==> build 89 <==
Design dut, start of the top module:
module dut #(
    parameter int DATAW = 16
)(
    input  wire                 clk,
    input  wire                 rst_n,
    input  wire                 in_valid,
    output wire                 in_ready,
    input  wire signed [DATAW-1:0] in_data,
    output reg                  out_valid,
    input  wire                 out_ready,
    output reg signed [2*DATAW-1:0] out_data
);
Settings: LEC_CHECK=0, CAP_MARGIN=15, CELL_PAD_IN_SITES_DETAIL_PLACEMENT=2, CELL_PAD_IN_SITES_GLOBAL_PLACEMENT=3, CORE_ASPECT_RATIO=0.61, CORE_MARGIN=7, CORE_UTILIZATION=40, GPL_ROUTABILITY_DRIVEN=0, MAX_ROUTING_LAYER=met4, PLACE_DENSITY=0.6, SLEW_MARGIN=25, TNS_END_PERCENT=90; clock period 4.27 ns.
run.sh (not shown) runs the stock make flow with config.mk's settings and CLKGATE_MAP_FILE=.
==> build 62: changes against build 89 <==
Settings changed: CAP_MARGIN 15 to 20, CELL_PAD_IN_SITES_DETAIL_PLACEMENT 2 to not set, CELL_PAD_IN_SITES_GLOBAL_PLACEMENT 3 to not set, CORE_ASPECT_RATIO 0.61 to not set, CORE_MARGIN 7 to 2, CORE_UTILIZATION 40 to 72, GPL_ROUTABILITY_DRIVEN 0 to not set, MAX_ROUTING_LAYER met4 to not set, PLACE_DENSITY 0.6 to not set, PLACE_DENSITY_LB_ADDON set to 0.27, SLEW_MARGIN 25 to 20, TNS_END_PERCENT 90 to not set.
==> flow/constraint.sdc (replaced) <==
create_clock -name core_clock -period 7.0 [get_ports {clk}]
set_input_delay 1.4000 -clock core_clock [delete_from_list [all_inputs] [get_ports {clk}]]
set_output_delay 1.4000 -clock core_clock [all_outputs]
set_load 0.01 [all_outputs]
==> results <==
- Build 89 aborted during 4_1_cts with DPL-0033. Build 62 completed and failed the layout checks on setup timing.
- Synthesized area is the same in build 89 and build 62.
- Between build 89 and build 62, the lower die size is in build 62 (gap about 100%, measured against build 62).
- Synthesized cell count is the same in build 62 and build 89.
==> figures <==
metric	build 62	build 89
Outcome	complete, but fails checks	stopped before the end
Last stage reached	-	4_1_cts
Violated checks	setup timing	-
Area fraction in compound gates	7.966%	7.966%
Row count	43	45
Die Y	123.5 um	139.3 um
Post-synth top area cell	fa_1	fa_1
Area of the mapped netlist	10290 sq um	10290 sq um
Synthesized-area fraction occupied by and/or/nand/nor cells	11.02%	11.02%
Core area	13930 sq um	25060 sq um
Die X-Extent	123.5 um	219.3 um
Starting density of the core	73.83%	41.06%
Most popular library cell in the synthesized design by count	inv_1	inv_1
Total placed instance area	12150 sq um	13320 sq um
Area share of fa/ha/maj cells after synthesis	56.17%	56.17%
Die Outline Area	15260 sq um	30540 sq um
HPWL after detailed placement	23740 um	35850 um
Cell total after placement	1498	1715
Post-placement worst setup slack	-475.5 ps	-2855 ps

* * *

==> run A <==
Starting RTL as in the previous note.
Settings: LEC_CHECK=0, ABC_AREA=0, CAP_MARGIN=35, CELL_PAD_IN_SITES_DETAIL_PLACEMENT=0, CORE_ASPECT_RATIO=1.41, CORE_MARGIN=2, CORE_UTILIZATION=57, CTS_CLUSTER_DIAMETER=392, GPL_ROUTABILITY_DRIVEN=1, GPL_TIMING_DRIVEN=1, PLACE_DENSITY=0.35, SETUP_SLACK_MARGIN=0.76, SLEW_MARGIN=10, TNS_END_PERCENT=45; clock period 6.88 ns.
==> run D: changes against run A <==
Settings changed: ABC_AREA 0 to default, CAP_MARGIN 35 to 20, CELL_PAD_IN_SITES_DETAIL_PLACEMENT 0 to default, CORE_ASPECT_RATIO 1.41 to default, CORE_UTILIZATION 57 to 70, CTS_CLUSTER_DIAMETER 392 to default, GPL_ROUTABILITY_DRIVEN 1 to default, GPL_TIMING_DRIVEN 1 to default, PLACE_DENSITY 0.35 to default, SETUP_SLACK_MARGIN 0.76 to -0.15, SLEW_MARGIN 10 to 20, TNS_END_PERCENT 45 to default.
==> flow/constraint.sdc (replaced) <==
create_clock -name core_clock -period 6.26 [get_ports {clk}]
set_input_delay 1.2520 -clock core_clock [delete_from_list [all_inputs] [get_ports {clk}]]
set_output_delay 1.2520 -clock core_clock [all_outputs]
set_load 0.01 [all_outputs]
==> run P: changes against run A <==
Settings changed: ABC_AREA 0 to default, CAP_MARGIN 35 to 20, CELL_PAD_IN_SITES_DETAIL_PLACEMENT 0 to default, CORE_ASPECT_RATIO 1.41 to default, CORE_UTILIZATION 57 to 19, CTS_CLUSTER_DIAMETER 392 to default, GPL_ROUTABILITY_DRIVEN 1 to 0, GPL_TIMING_DRIVEN 1 to 0, PLACE_DENSITY 0.35 to default, SETUP_SLACK_MARGIN 0.76 to default, SLEW_MARGIN 10 to 20, TNS_END_PERCENT 45 to default.
==> flow/constraint.sdc (replaced) <==
create_clock -name core_clock -period 7.5 [get_ports {clk}]
set_input_delay 1.5000 -clock core_clock [delete_from_list [all_inputs] [get_ports {clk}]]
set_output_delay 1.5000 -clock core_clock [all_outputs]
set_load 0.01 [all_outputs]
==> ci_impl_report.md <==
### Metrics collected by this job

| Metric | Value |
|---|---|
| Status | `failed layout checks` |
| Failing Checks | `setup timing` |
| # setup viols final | `20` |
| WL final | `between 40 and 50 mm` |
| Fin worst setup slack | `-0.6853 ns` |
| Crit path max fanout | `8` |
| Vias | `between 10,000 and 15,000` |
| Cell area after placement | `around 13,000 um2` |
| Die ar. | `between 15,000 and 20,000 um2` |
| Die W | `125.2 um` |
That was run D.
==> ci_impl_report.md <==
### Metrics collected by this job

| Metric | Value |
|---|---|
| Vias | `approximately 7,700` |
| Crit path max fanout | `10` |
| Fin cells | `about 1,900` |
| # setup viols final | `0` |
| Status | `no timing/DRC/antenna violations` |
| Crit-path max cell delay | `roughly 0.59 ns` |
| Die ar. | `approximately 56,000 um2` |
| Cell area after placement | `about 12,000 um2` |
| Grt total ovfl | `0` |
| Clock Pin Slew Worst Setup and Hold Paths | `0.05 ns` |
| Die W | `roughly 240 um` |
| Fin worst setup slack | `between 0.2 and 0.25 ns` |
| Leading post-synthesis cells by instance count | `329 x inv_1, 233 x fa_1, 125 x nand2_1` |
That was run P.
==> ci_impl_report.md <==
### Metrics collected by this job

| Metric | Value |
|---|---|
| Status | `no timing/DRC/antenna violations` |
| Die ar. | `between 15,000 and 20,000 um2` |
| Gate Count Post-Synth | `1,138` |
| Die W | `117.1 um` |
| Cell area after placement | `around 13,000 um2` |
| Post-synth regs | `32` |
| Worst path required time | `about 7.1 ns` |
| Vias | `between 8,000 and 9,000` |
| Syn Area/Cell | `~9 um2` |
| WL final | `approximately 28 mm` |
| Seq cells | `32` |
| # setup viols final | `0` |
That was run A.

* * *

==> job 1123: inputs <==
==> flow/design.v <==
`timescale 1ns/1ps
module dut #(
    parameter int DATAW = 16
)(
    input  wire                 clk,
    input  wire                 rst_n,
    input  wire                 in_valid,
    output wire                 in_ready,
    input  wire signed [DATAW-1:0] in_data,
    output reg                  out_valid,
    input  wire                 out_ready,
    output reg signed [2*DATAW-1:0] out_data
);
    assign in_ready = rst_n && (!out_valid || out_ready);
    always @(posedge clk or negedge rst_n) begin
        if (!rst_n) begin
            out_valid <= 1'b0;
            out_data  <= '0;
        end else begin
            if (in_valid && in_ready) begin
                out_data  <= in_data * in_data;  
                out_valid <= 1'b1;
            end else if (out_valid && out_ready) begin
                out_valid <= 1'b0;
            end
        end
    end
endmodule
==> flow/run.sh <==
#!/bin/bash
# the make line also repeats each setting of config.mk as NAME=value (left out here)
make -C /OpenROAD-flow-scripts/flow DESIGN_CONFIG=/design/flow/config.mk WORK_HOME=/design/flow/orfs CLKGATE_MAP_FILE= finish
==> flow/config.mk <==
export PLATFORM = sky130hd
export DESIGN_NAME = dut
export DESIGN_NICKNAME = dut
export VERILOG_FILES = /design/flow/design.v
export SDC_FILE = /design/flow/constraint.sdc
export NUM_CORES = 4
export LEC_CHECK = 0
export CAP_MARGIN = 20
export CORE_MARGIN = 2
export CORE_UTILIZATION = 72
export CTS_CLUSTER_DIAMETER = 80
export CTS_CLUSTER_SIZE = 47
export SETUP_SLACK_MARGIN = 0.85
export SLEW_MARGIN = 20
==> flow/constraint.sdc <==
create_clock -name core_clock -period 3.47 [get_ports {clk}]
set_input_delay 0.6940 -clock core_clock [delete_from_list [all_inputs] [get_ports {clk}]]
set_output_delay 0.6940 -clock core_clock [all_outputs]
set_load 0.01 [all_outputs]
==> job 1433: changes against job 1123 <==
- CORE_UTILIZATION: 72 -> 65
- CTS_CLUSTER_DIAMETER: 80 -> not set
- CTS_CLUSTER_SIZE: 47 -> not set
- PLACE_DENSITY: not set -> 0.6
- SETUP_SLACK_MARGIN: 0.85 -> 1.12
- TNS_END_PERCENT: not set -> 5
==> flow/constraint.sdc (replaced) <==
create_clock -name core_clock -period 7.5 [get_ports {clk}]
set_input_delay 1.5000 -clock core_clock [delete_from_list [all_inputs] [get_ports {clk}]]
set_output_delay 1.5000 -clock core_clock [all_outputs]
set_load 0.01 [all_outputs]
==> job 4256: changes against job 1123 <==
- CTS_CLUSTER_DIAMETER: 80 -> 85
- CTS_CLUSTER_SIZE: 47 -> 24
- PLACE_DENSITY_LB_ADDON: not set -> 0.27
- SETUP_SLACK_MARGIN: 0.85 -> not set
==> flow/constraint.sdc (replaced) <==
create_clock -name core_clock -period 6.9 [get_ports {clk}]
set_input_delay 1.3800 -clock core_clock [delete_from_list [all_inputs] [get_ports {clk}]]
set_output_delay 1.3800 -clock core_clock [all_outputs]
set_load 0.01 [all_outputs]
==> results_dict.tcl <==
# flow metrics
set metrics [dict create \
    dp_cells 1415 \
    die-area_sq_um 16800 \
    maxSlewHeadroom_pct 66.6 \
    clk_path_buf_depth 2 \
    topCellsByArea "fa_1 45%, inv_1 12%, ha_1 11%" \
    hpwl_um 19200 \
    crit_type "input pin to flip-flop" \
    place.gp.congestion 0.900 \
    dieHeight_um 130 \
    period_minus_slack_ps 6550 \
    status "no timing/DRC/antenna violations" \
    post_dp_cell_area_sq_um 11500 \
    r2r-start "out_valid" \
    dp_slack_ps -66.3 \
    grt.busiest_layer "met2" \
    std_cell_rows 45 \
    die_x_um 130 \
    htreeDepth 2 \
    fp_util_pct 67.2 \
]
(the above is from job 1433)
==> results_dict.tcl <==
# yosys + openroad results
set metrics [dict create \
    status "did not finish" \
    haltStage "clock tree synthesis (4_1_cts)" \
    error "[ERROR DPL-0038] Utilization greater than 100%, impossible to legalize" \
    die-area_sq_um 15300 \
    dp_slack_ps -3320 \
    core_area_sq_um 13900 \
    hpwl_um 28700 \
    dp_cells 1552 \
    topCellsByArea "fa_1 45%, inv_1 12%, ha_1 11%" \
    synthArstFlopShare_pct 100 \
    die_x_um 124 \
    post_dp_cell_area_sq_um 13100 \
    synthAdderAreaFrac_pct 56.2 \
    place.gp.congestion 0.980 \
    ys_types 56 \
    std_cell_rows 43 \
    synth-xor-area-share_pct 3.49 \
    dieHeight_um 124 \
]
(the above is from job 1123)
==> results_dict.tcl <==
# yosys + openroad results
set metrics [dict create \
    dp_slack_ps -474 \
    error "[ERROR GRT-0232] Routing congestion too high. Check the congestion heatmap in the GUI." \
    clk_path_buf_depth 2 \
    die-area_sq_um 15300 \
    haltStage "global routing (5_1_grt)" \
    dieHeight_um 124 \
    grt.busiest_layer "met2" \
    hpwl_um 23500 \
    status "did not finish" \
    place.gp.congestion 0.970 \
]
(the above is from job 4256)
